==> build 25 <==
==> flow/design.v <==
module ieee754multiplier (
    input logic clk, rst_n,
    input logic [31:0] a_i,
    input logic [31:0] b_i,
    input logic start_i,
    output logic done_o,
    output logic nan_o,
    output logic inifinit_o,
    output logic overflow_o,
    output logic underflow_o,
    output logic [31:0] product_o
);
typedef enum logic[1:0] {
    INITIAL_STATE = 2'b00,
    MULTIPLY_STEP = 2'b01,
    RESULT_VERIFICATION_STEP = 2'b10,
    DONE = 2'b11
} MULTIPLIER_FSM_STATE;
MULTIPLIER_FSM_STATE current_state;
logic [31:0] a_r, b_r;  
logic signal_a, signal_b;
logic [7:0] exponent_a, exponent_b;
logic [23:0] mantissa_a, mantissa_b;  
logic [47:0] mantissa_temp;
logic [9:0] exponent_temp;
logic [31:0] product_r;      
logic [1:0]  exponent_hi_r;  
always_comb begin : MULTIPLIER_COMB_BLOCK
    signal_a = a_r[31];  
    signal_b = b_r[31];  
    exponent_a = a_r[30:23];  
    exponent_b = b_r[30:23];  
    mantissa_a[23] = 1;
    mantissa_a[22:0] = a_r[22:0];   
    mantissa_b[23] = 1;
    mantissa_b[22:0] = b_r[22:0];   
    if (mantissa_a[22-:23] == 0 || mantissa_b[22-:23] == 0) begin  
        mantissa_temp = 0;  
        exponent_temp = 0;  
    end else begin
        mantissa_temp = mantissa_a * mantissa_b;  
        exponent_temp = exponent_a + exponent_b - 127;  
        if (mantissa_temp[47] == 1) begin  
            mantissa_temp = mantissa_temp >> 1;  
            exponent_temp = exponent_temp + 1;  
        end
    end
end
always_ff @(posedge clk, negedge rst_n) begin : MULTIPLIER_FF_BLOCK
    if(!rst_n) begin
        current_state <= INITIAL_STATE;
        a_r <= 32'b0;
        b_r <= 32'b0;
        product_r <= 32'b0;
        exponent_hi_r <= 2'b0;
        done_o <= 1'b0;
        nan_o <= 1'b0;
        inifinit_o <= 1'b0;
        overflow_o <= 1'b0;
        underflow_o <= 1'b0;
        product_o <= 32'b0;
    end else begin
        case (current_state)
            INITIAL_STATE, DONE: begin
                done_o <= 1'b0;
                if (start_i) begin
                    a_r <= a_i;
                    b_r <= b_i;
                    current_state <= MULTIPLY_STEP;
                end else begin
                    current_state <= INITIAL_STATE;
                end
            end
            MULTIPLY_STEP: begin
                product_r[31] <= signal_a ^ signal_b;  
                product_r[30:23] <= exponent_temp[7:0];  
                product_r[22:0] <= mantissa_temp[45:23];  
                exponent_hi_r <= exponent_temp[9:8];
                current_state <= RESULT_VERIFICATION_STEP;
            end
            RESULT_VERIFICATION_STEP: begin
                nan_o <= 1'b0;
                inifinit_o <= 1'b0;
                overflow_o <= 1'b0;
                underflow_o <= 1'b0;
                product_o <= product_r;
                if (product_r[30:23] == 8'hFF && product_r[22:0] != 23'b00) begin
                    nan_o <= 1'b1;
                    product_o <= 32'b00;
                end else if (product_r[30:23] == 8'b11111111 && product_r[22:0] == 23'b0) begin
                    inifinit_o <= 1'b1;
                end else if (exponent_hi_r[0] == 1'b1 || exponent_hi_r[1] == 1'b1) begin
                    overflow_o <= 1'b1;
                    product_o <= 32'h7FFFFFFF;
                end else if (product_r[30:23] == 8'b00000000) begin
                    underflow_o <= 1'b1;
                    product_o <= 32'b00;
                end
                done_o <= 1'b1;
                current_state <= DONE;
            end
        endcase
    end
end
endmodule
==> flow/run.sh <==
#!/bin/bash
# the make line also repeats each setting of config.mk as NAME=value (left out here)
make -C /OpenROAD-flow-scripts/flow DESIGN_CONFIG=/design/flow/config.mk WORK_HOME=/design/flow/orfs CLKGATE_MAP_FILE= finish
==> flow/config.mk <==
export PLATFORM = sky130hd
export DESIGN_NAME = ieee754multiplier
export DESIGN_NICKNAME = ieee754multiplier
export VERILOG_FILES = /design/flow/design.v
export SDC_FILE = /design/flow/constraint.sdc
export NUM_CORES = 4
export LEC_CHECK = 0
export ABC_AREA = 1
export CAP_MARGIN = 20
export CORE_MARGIN = 2
export CORE_UTILIZATION = 72
export CTS_CLUSTER_DIAMETER = 372
export CTS_CLUSTER_SIZE = 100
export HOLD_SLACK_MARGIN = -0.09
export PLACE_DENSITY = 0.39
export SLEW_MARGIN = 20
export TNS_END_PERCENT = 5
==> flow/constraint.sdc <==
create_clock -name core_clock -period 4.88 [get_ports {clk}]
set_input_delay 0.9760 -clock core_clock [delete_from_list [all_inputs] [get_ports {clk}]]
set_output_delay 0.9760 -clock core_clock [all_outputs]
set_load 0.01 [all_outputs]
==> build 28: changes against build 25 <==
- ABC_AREA: 1 -> not set
- CORE_UTILIZATION: 72 -> 50
- CTS_CLUSTER_DIAMETER: 372 -> not set
- CTS_CLUSTER_SIZE: 100 -> not set
- HOLD_SLACK_MARGIN: -0.09 -> not set
- PLACE_DENSITY: 0.39 -> not set
- TNS_END_PERCENT: 5 -> not set
==> flow/constraint.sdc (replaced) <==
create_clock -name core_clock -period 9.0 [get_ports {clk}]
set_input_delay 1.8000 -clock core_clock [delete_from_list [all_inputs] [get_ports {clk}]]
set_output_delay 1.8000 -clock core_clock [all_outputs]
set_load 0.01 [all_outputs]
==> trial 95: changes against build 25 <==
- ABC_AREA: 1 -> not set
- CORE_ASPECT_RATIO: not set -> 0.5
- CTS_CLUSTER_DIAMETER: 372 -> 154
- HOLD_SLACK_MARGIN: -0.09 -> not set
- PLACE_DENSITY: 0.39 -> not set
- TNS_END_PERCENT: 5 -> not set
==> flow/constraint.sdc (replaced) <==
create_clock -name core_clock -period 9.0 [get_ports {clk}]
set_input_delay 1.8000 -clock core_clock [delete_from_list [all_inputs] [get_ports {clk}]]
set_output_delay 1.8000 -clock core_clock [all_outputs]
set_load 0.01 [all_outputs]
==> summary of the runs <==
- Trial 95 completed with no timing, DRC or antenna violations. Build 25 reached the layout checks and failed them: setup timing. Build 28 passed the timing, design-rule and antenna checks.
- Worst setup slack, lowest first: build 25, trial 95, build 28.
- Of build 28 and build 25, build 25 has the higher critical path depth (gap 4).
- Routed wire length, lowest first: trial 95, build 28, build 25.
- Against build 28, the die size of build 25 is lower by about 25%.
- Clock skew, lowest first: build 25, build 28, trial 95.
- In sequential cell count, trial 95 and build 25 do not differ.
- In build 28 the global-route usage is lower than in trial 95, by 11 points.
- Count of clock-buffer cells in the layout: build 25 is lower than trial 95 (1).

---

==> 02-22: inputs <==
// ieee754multiplier: RTL as listed in full above, without the edits since
clock: 8.62 ns
lec_check: 0
abc_area: 1
cap_margin: 40
cell_pad_in_sites_detail_placement: 2
cell_pad_in_sites_global_placement: 2
core_aspect_ratio: 1.26
core_margin: 10
core_utilization: 32
cts_cluster_diameter: 88
cts_cluster_size: 69
gpl_routability_driven: 0
gpl_timing_driven: 1
max_routing_layer: met4
place_density: 0.48
setup_slack_margin: 1.16
slew_margin: 10
tns_end_percent: 55
run.sh (not shown) runs the stock make flow with config.mk's settings and CLKGATE_MAP_FILE=.
==> 03-06 (differences from 02-22) <==
ABC_AREA = default   (was 1)
CELL_PAD_IN_SITES_DETAIL_PLACEMENT = default   (was 2)
CELL_PAD_IN_SITES_GLOBAL_PLACEMENT = default   (was 2)
CORE_ASPECT_RATIO = default   (was 1.26)
CORE_MARGIN = 2   (was 10)
CORE_UTILIZATION = 72   (was 32)
CTS_CLUSTER_DIAMETER = default   (was 88)
CTS_CLUSTER_SIZE = default   (was 69)
GPL_ROUTABILITY_DRIVEN = default   (was 0)
GPL_TIMING_DRIVEN = default   (was 1)
MAX_ROUTING_LAYER = default   (was met4)
PLACE_DENSITY = default   (was 0.48)
SETUP_SLACK_MARGIN = -0.6   (was 1.16)
SLEW_MARGIN = 20   (was 10)
TNS_END_PERCENT = default   (was 55)
==> flow/constraint.sdc (replaced) <==
create_clock -name core_clock -period 6.22 [get_ports {clk}]
set_input_delay 1.2440 -clock core_clock [delete_from_list [all_inputs] [get_ports {clk}]]
set_output_delay 1.2440 -clock core_clock [all_outputs]
set_load 0.01 [all_outputs]
==> 01-07 (differences from 02-22) <==
ABC_AREA = default   (was 1)
CAP_MARGIN = 20   (was 40)
CELL_PAD_IN_SITES_DETAIL_PLACEMENT = default   (was 2)
CELL_PAD_IN_SITES_GLOBAL_PLACEMENT = default   (was 2)
CORE_ASPECT_RATIO = default   (was 1.26)
CORE_MARGIN = 2   (was 10)
CORE_UTILIZATION = 50   (was 32)
CTS_CLUSTER_DIAMETER = default   (was 88)
CTS_CLUSTER_SIZE = default   (was 69)
GPL_ROUTABILITY_DRIVEN = default   (was 0)
GPL_TIMING_DRIVEN = default   (was 1)
MAX_ROUTING_LAYER = default   (was met4)
PLACE_DENSITY = default   (was 0.48)
SETUP_SLACK_MARGIN = default   (was 1.16)
SLEW_MARGIN = 20   (was 10)
TNS_END_PERCENT = default   (was 55)
==> flow/constraint.sdc (replaced) <==
create_clock -name core_clock -period 8.35 [get_ports {clk}]
set_input_delay 1.6700 -clock core_clock [delete_from_list [all_inputs] [get_ports {clk}]]
set_output_delay 1.6700 -clock core_clock [all_outputs]
set_load 0.01 [all_outputs]
==> flow_metrics.tcl <==
# implementation run metrics
set metrics [dict create \
    setup_viol 33 \
    wl_per_cell_microns 27.3 \
    status "finished with violations" \
    pre_cts_ws_ps -1170 \
    ys_sh_aoi_pct 5.26 \
    cp.arrival_ps 7940 \
    postSynthAreaPerCell_sq_um 9.20 \
    worst_slack_ps -1400 \
    warnings 31 \
    sh_comb_area_pct 62.7 \
    so_faults "setup timing" \
]
the above is filed under 03-06

==> flow_metrics.tcl <==
# implementation run metrics
set metrics [dict create \
    status "no timing/DRC/antenna violations" \
    cp.arrival_ps 7540 \
    ys_sh_aoi_pct 3.39 \
    synth-edff-count 0 \
    setup_viol 0 \
    wl_per_cell_microns 21.4 \
    pre_cts_ws_ps 1000 \
    sh_comb_area_pct 62.8 \
    min_to "done_o" \
    postSynthAreaPerCell_sq_um 7.44 \
    coreArea_sq_mm 0.0822 \
    dominant-cell-class "combinational gates" \
    worst_slack_ps 1440 \
]
the above is filed under 02-22

==> flow_metrics.tcl <==
# implementation run metrics
set metrics [dict create \
    worst_slack_ps 458 \
    wl_per_cell_microns 20.1 \
    dieArea_sq_mm 0.0513 \
    status "no timing/DRC/antenna violations" \
    cp.arrival_ps 8140 \
    ys_sh_aoi_pct 5.26 \
    postSynthAreaPerCell_sq_um 9.20 \
    setup_viol 0 \
    warnings 27 \
    sh_comb_area_pct 66.5 \
    pre_cts_ws_ps 303 \
]
the above is filed under 01-07


---

==> inputs of v13 <==
Starts from the design.v that is shown in full above.
make LEC_CHECK=0 CAP_MARGIN=0 CORE_MARGIN=2 CORE_UTILIZATION=72 CTS_CLUSTER_DIAMETER=28 SETUP_SLACK_MARGIN=0.33 SLEW_MARGIN=20 finish   # period 6.22 ns
==> v18 (differences from v13) <==
Settings changed: ABC_AREA set to 1, CAP_MARGIN 0 to 20, CTS_CLUSTER_DIAMETER 28 to 372, CTS_CLUSTER_SIZE set to 100, PLACE_DENSITY set to 0.39, SETUP_SLACK_MARGIN 0.33 to 0.53.
==> flow/constraint.sdc (replaced) <==
create_clock -name core_clock -period 4.88 [get_ports {clk}]
set_input_delay 0.9760 -clock core_clock [delete_from_list [all_inputs] [get_ports {clk}]]
set_output_delay 0.9760 -clock core_clock [all_outputs]
set_load 0.01 [all_outputs]
==> v3 (differences from v13) <==
Settings changed: CAP_MARGIN 0 to 20, CORE_UTILIZATION 72 to 66, CTS_CLUSTER_DIAMETER 28 to not set, SETUP_SLACK_MARGIN 0.33 to not set.
==> flow/constraint.sdc (replaced) <==
create_clock -name core_clock -period 7.4 [get_ports {clk}]
set_input_delay 1.4800 -clock core_clock [delete_from_list [all_inputs] [get_ports {clk}]]
set_output_delay 1.4800 -clock core_clock [all_outputs]
set_load 0.01 [all_outputs]
==> summary of the runs <==
v3 finished clean. v13 produced a layout that fails on setup timing. v18 finished with setup timing left. The lowest fmax belongs to v13, the highest to v3. Hold slack, lowest first: v3, v18, v13. Of v18 and v13, v18 has the higher final cell count (gap 24%, measured against v13). In synthesized cell count, v13 and v3 do not differ. Setup slack: v18 < v13 < v3. Register-to-register slack: v18 is lower than v13 (0.62 ns). Between v18 and v13, the lower synthesized area is in v13 (gap about 7%, measured against v13).
==> figures <==
quantity	v13	v18	v3
Synth mux share	3.56%	0%	3.56%
Worst slack at placement	-0.882 ns	-1.75 ns	-0.0341 ns
Cells on worst reg2reg path	28	29	21
Share of the synthesized area in the top cell type	39.0%	36.4%	39.0%
Antenna diode instance count	3	11	0
Arrival @ worst endpoint	8.24 ns	7.62 ns	7.59 ns
Reg2reg end	exponent_hi_r[0]$_DFFE_PN0P_	product_r[28]$_DFFE_PN0P_	product_r[16]$_DFFE_PN0P_
Worst path depth	28	29	21
Post-route fraction of the period consumed by the critical path	128%	149%	97.9%
Number of logic gates	1759	2260	1758
Depth of the worst hold-timing path	1	2	1
Placeable core area	0.0337 mm2	0.0364 mm2	0.0368 mm2
Slowest cell on crit path	fa_1	dfrtp_1	dfrtp_1
Unrepaired setup endpoints after global routing	true	true	-
Grt met1 use	53.6%	57.2%	47.5%
Run status	failed layout checks	failed layout checks	finished clean
Layout check failures	setup timing	setup timing	-

---

==> 11-22 <==
// ieee754multiplier: RTL as listed in full above, without the edits since
Settings: LEC_CHECK=0, CAP_MARGIN=40, CELL_PAD_IN_SITES_DETAIL_PLACEMENT=0, CORE_ASPECT_RATIO=0.93, CORE_MARGIN=2, CORE_UTILIZATION=72, CTS_CLUSTER_DIAMETER=308, CTS_CLUSTER_SIZE=99, GPL_TIMING_DRIVEN=1, MAX_ROUTING_LAYER=met5, PLACE_DENSITY=0.48, SETUP_SLACK_MARGIN=-0.97, SLEW_MARGIN=25; clock period 9.79 ns.
==> 04-25: changes against 11-22 <==
Settings changed: CELL_PAD_IN_SITES_DETAIL_PLACEMENT 0 to default, CORE_ASPECT_RATIO 0.93 to default, CTS_CLUSTER_DIAMETER 308 to 258, CTS_CLUSTER_SIZE 99 to default, GPL_TIMING_DRIVEN 1 to default, MAX_ROUTING_LAYER met5 to default, PLACE_DENSITY 0.48 to default, SETUP_SLACK_MARGIN -0.97 to default, SLEW_MARGIN 25 to 20.
==> flow/constraint.sdc (replaced) <==
create_clock -name core_clock -period 6.22 [get_ports {clk}]
set_input_delay 1.2440 -clock core_clock [delete_from_list [all_inputs] [get_ports {clk}]]
set_output_delay 1.2440 -clock core_clock [all_outputs]
set_load 0.01 [all_outputs]
==> 12-14: changes against 11-22 <==
Settings changed: CTS_CLUSTER_DIAMETER 308 to 246, CTS_CLUSTER_SIZE 99 to 21, HOLD_SLACK_MARGIN from default to -0.07, PLACE_DENSITY 0.48 to 0.72, SETUP_SLACK_MARGIN -0.97 to 0.93.
==> flow/constraint.sdc (replaced) <==
create_clock -name core_clock -period 7.61 [get_ports {clk}]
set_input_delay 1.5220 -clock core_clock [delete_from_list [all_inputs] [get_ports {clk}]]
set_output_delay 1.5220 -clock core_clock [all_outputs]
set_load 0.01 [all_outputs]
==> 04-12: changes against 11-22 <==
Settings changed: CAP_MARGIN 40 to 0, CTS_CLUSTER_SIZE 99 to 14, PLACE_DENSITY 0.48 to default, SETUP_SLACK_MARGIN -0.97 to -0.88.
==> flow/constraint.sdc (replaced) <==
create_clock -name core_clock -period 14.2 [get_ports {clk}]
set_input_delay 2.8400 -clock core_clock [delete_from_list [all_inputs] [get_ports {clk}]]
set_output_delay 2.8400 -clock core_clock [all_outputs]
set_load 0.01 [all_outputs]
==> comparison table <==
quantity                                                                             11-22                       04-25                    04-12                    12-14
Status                                                             complete, no violations  complete, but fails checks  complete, no violations  complete, no violations
Violated checks                                                                          -        negative setup slack                        -                        -
Cell Rows                                                                               65                          67                       65                       65
Non-clock buffer share                                                               5.76%                       14.7%                    4.97%                    10.2%
Vias in the first global route                                                      20,500                      24,700                   20,800                   21,700
Detailed-route vias per instance                                                      5.95                        6.62                     6.06                     6.08
Largest fanout of any net on the critical path                                          15                           6                       28                        7
Global-route wire length before repair                                          107,000 um                  130,000 um               110,000 um               115,000 um
Total core area                                                                 0.0339 mm2                  0.0337 mm2               0.0339 mm2               0.0339 mm2
Destination of the worst hold path                                      done_o$_DFFE_PN0P_          done_o$_DFFE_PN0P_        nan_o$_DFFE_PN0P_        nan_o$_DFFE_PN0P_
Placed instance area                                                            0.0263 mm2                  0.0288 mm2               0.0261 mm2               0.0268 mm2
Required time at the worst-slack endpoint                                         10.11 ns                     6.55 ns                 14.45 ns                  7.92 ns
Multi-input gates                                                                    1,758                       1,759                    1,758                    1,758
Share of cell area taken by flip-flops and latches                                   12.9%                       11.4%                    13.0%                    12.2%
Logic depth of the worst setup path including buffers                                   24                          28                       26                       27
Final standard cell count with taps included and fillers excluded                    3,186                       3,539                    3,168                    3,340
